run 1:
==> flow/design.v (excerpt) <==
module System(
	clk,
	rst,
	mbed,
	select,
	GreenBlueServoOut,
	RedServoOut,
	BinRecycleServoOut,
	RedBlueServoOut,
	GreenOtherServoOut,
	dispenseBlueLED,
	dispenseComplete,
	dispenseGreenLED,
	dispenseRedLED,
	mainState,
	mbedOutput,
	results,
	sortBlueLED,
	sortComplete,
	sortGreenLED,
	sortRedLED
);
Size: ~2,000 cells after synthesis, roughly 400 flip-flops, roughly 34 I/O pins, about 0.018 mm^2 of cells after synthesis.
Settings: LEC_CHECK=0, CAP_MARGIN=20, CORE_MARGIN=2, CORE_UTILIZATION=40, SLEW_MARGIN=20; clock period 5.68 ns.
run.sh (not shown) runs the stock make flow with config.mk's settings and CLKGATE_MAP_FILE=.
Edits applied to the flow inputs when going from run 1 to run 2:
- CORE_UTILIZATION now 68, was 40
- the clock period (ns, I/O delays scaled along) now 7.93, was 5.68
==> results <==
Run 2 — clock-buffer cell count 9 lower, run 1 as reference. The global-route wire length before repair of run 2 falls short of that of run 1 by about 4.3%. Diff run 1 and run 2: final period utilization lower in run 2.
Edits applied to the flow inputs when going from run 2 to run 3:
- CORE_UTILIZATION changed from 68 to 72
- ABC_AREA newly set to 1
- the clock period (ns, I/O delays scaled along) changed from 7.93 to 5.27
Run 3 gives less maximum number of pins on one net before global-route repair than run 2 did. Higher cell area after layout goes to run 3 over run 2. Comparing run 2 and run 3, hold slack is higher on run 2. Any difference in x dimension of the die between run 2 and run 3 is small enough to ignore. On peak supply drop: between run 2 and run 3, it ends up lower for run 2.

---

Starting RTL as in the previous note.
## System
module System(
	clk,
	rst,
	mbed,
	select,
	GreenBlueServoOut,
	RedServoOut,
	BinRecycleServoOut,
	RedBlueServoOut,
	GreenOtherServoOut,
	dispenseBlueLED,
	dispenseComplete,
	dispenseGreenLED,
	dispenseRedLED,
	mainState,
	mbedOutput,
	results,
	sortBlueLED,
	sortComplete,
	sortGreenLED,
	sortRedLED
);
input	clk;
input	rst;
input	[6:0] mbed;
input	[0:0] select;
output	GreenBlueServoOut;
output	RedServoOut;
output	BinRecycleServoOut;
output	RedBlueServoOut;
output	GreenOtherServoOut;
output	[0:0] dispenseBlueLED;
output	[0:0] dispenseComplete;
output	[0:0] dispenseGreenLED;
output	[0:0] dispenseRedLED;
output	[4:0] mainState;
output	[2:0] mbedOutput;
output	[2:0] results;
output	[0:0] sortBlueLED;
output	[0:0] sortComplete;
output	[0:0] sortGreenLED;
output	[0:0] sortRedLED;
wire	[1:0] conDispenseColour;
wire	[0:0] conDispenseStart;
wire	[2:0] conSortColour;
wire	[0:0] conSortStart;
wire	[2:0] controllerOutput;
wire	[0:0] dispenseComplete_ALTERA_SYNTHESIZED;
wire	[9:0] mainBinRecycle;
wire	[1:0] mainDispenseColour;
wire	[0:0] maindispenseStart;
  ...
==> flow/config.mk <==
export PLATFORM = sky130hd
export DESIGN_NAME = System
export DESIGN_NICKNAME = System
export VERILOG_FILES = /design/flow/design.v
export SDC_FILE = /design/flow/constraint.sdc
export NUM_CORES = 4
export LEC_CHECK = 0
export CAP_MARGIN = 20
export CORE_MARGIN = 2
export CORE_UTILIZATION = 44
export CTS_CLUSTER_DIAMETER = 41
export CTS_CLUSTER_SIZE = 53
export GPL_TIMING_DRIVEN = 0
export SETUP_SLACK_MARGIN = 0.84
export SLEW_MARGIN = 20
==> flow/constraint.sdc <==
create_clock -name core_clock -period 5.91 [get_ports {clk}]
set_input_delay 1.1820 -clock core_clock [delete_from_list [all_inputs] [get_ports {clk}]]
set_output_delay 1.1820 -clock core_clock [all_outputs]
set_load 0.01 [all_outputs]
The first run finished clean.
Rerun with:
- ABC_AREA: unset -> 1
- CORE_UTILIZATION: 44 -> 72
- CTS_CLUSTER_DIAMETER: 41 -> unset
- CTS_CLUSTER_SIZE: 53 -> unset
- GPL_TIMING_DRIVEN: 0 -> unset
- SETUP_SLACK_MARGIN: 0.84 -> unset
- clock period: 5.91 -> 12.1 ns (I/O delays scaled with it)
Result:
- core utilization rises by 29 points
- via count rose by 17%
- synthesized cell count goes up by 28%
- synthesized area rises by 6.2%
- design area is lower by 0.34%
- routed wire length drops by 4.8%
- combinational power went down by 38%
- first-iteration DRC count came out higher by 69%
- power went down by 57%
- worst hold slack is worse by 29 ps
- setup slack improved by 3600 ps
Rerun with:
- ABC_AREA: 1 -> unset
- SETUP_SLACK_MARGIN: unset -> 0.59
- clock period: 12.1 -> 3.42 ns (I/O delays scaled with it)
What happened: Worst setup slack degrades by 4700 ps. Non-clock buffer count came out higher by 12. Die size came out lower by 5.7%.

---

Starting RTL as in the previous note.
Settings: LEC_CHECK=0, CAP_MARGIN=20, CORE_MARGIN=2, CORE_UTILIZATION=70, CTS_CLUSTER_SIZE=37, SETUP_SLACK_MARGIN=-0.17, SLEW_MARGIN=20; clock period 1.74 ns.
The baseline ran to the end with violations: setup timing.
Rerun with:
Settings changed: CORE_UTILIZATION 70 to 35, CTS_CLUSTER_SIZE 37 to unset, SETUP_SLACK_MARGIN -0.17 to unset.
Clock period 1.74 ns to 5.68 ns, I/O delays scaled along.
After rerunning:
- The changed run ran to the end with no violations
- wire length came out lower by 14%
- clock skew is about the same
- first-iteration DRC count drops by 31%
- combinational power went down by 75%
- design area is lower by 6.1%
Rerun with:
Settings changed: ABC_AREA set to 1, CORE_UTILIZATION 35 to 68, CTS_CLUSTER_SIZE set to 74.
Clock period 5.68 ns to 7.29 ns, I/O delays scaled along.
=> Power goes down by about a fifth; first-iteration DRC count goes up by well over a third; area after synthesis goes up by a few percent; clock skew barely changes; global-route usage goes up by 14 points; sequential cell count does not change.
Rerun with:
Settings changed: ABC_AREA 1 to unset, CORE_UTILIZATION 68 to 40, CTS_CLUSTER_SIZE 74 to unset.
Clock period 7.29 ns to 10.0 ns, I/O delays scaled along.
What happened:
- The changed run ran to the end with no violations
- worst setup slack gains 1.8 ns
- synthesized area fell by 5.8%
- cell area came out lower by about 3.6%
- synthesized cell count shrinks by 22%
- wire length decreases by 8.3%
Power and IR drop assume default switching activity.
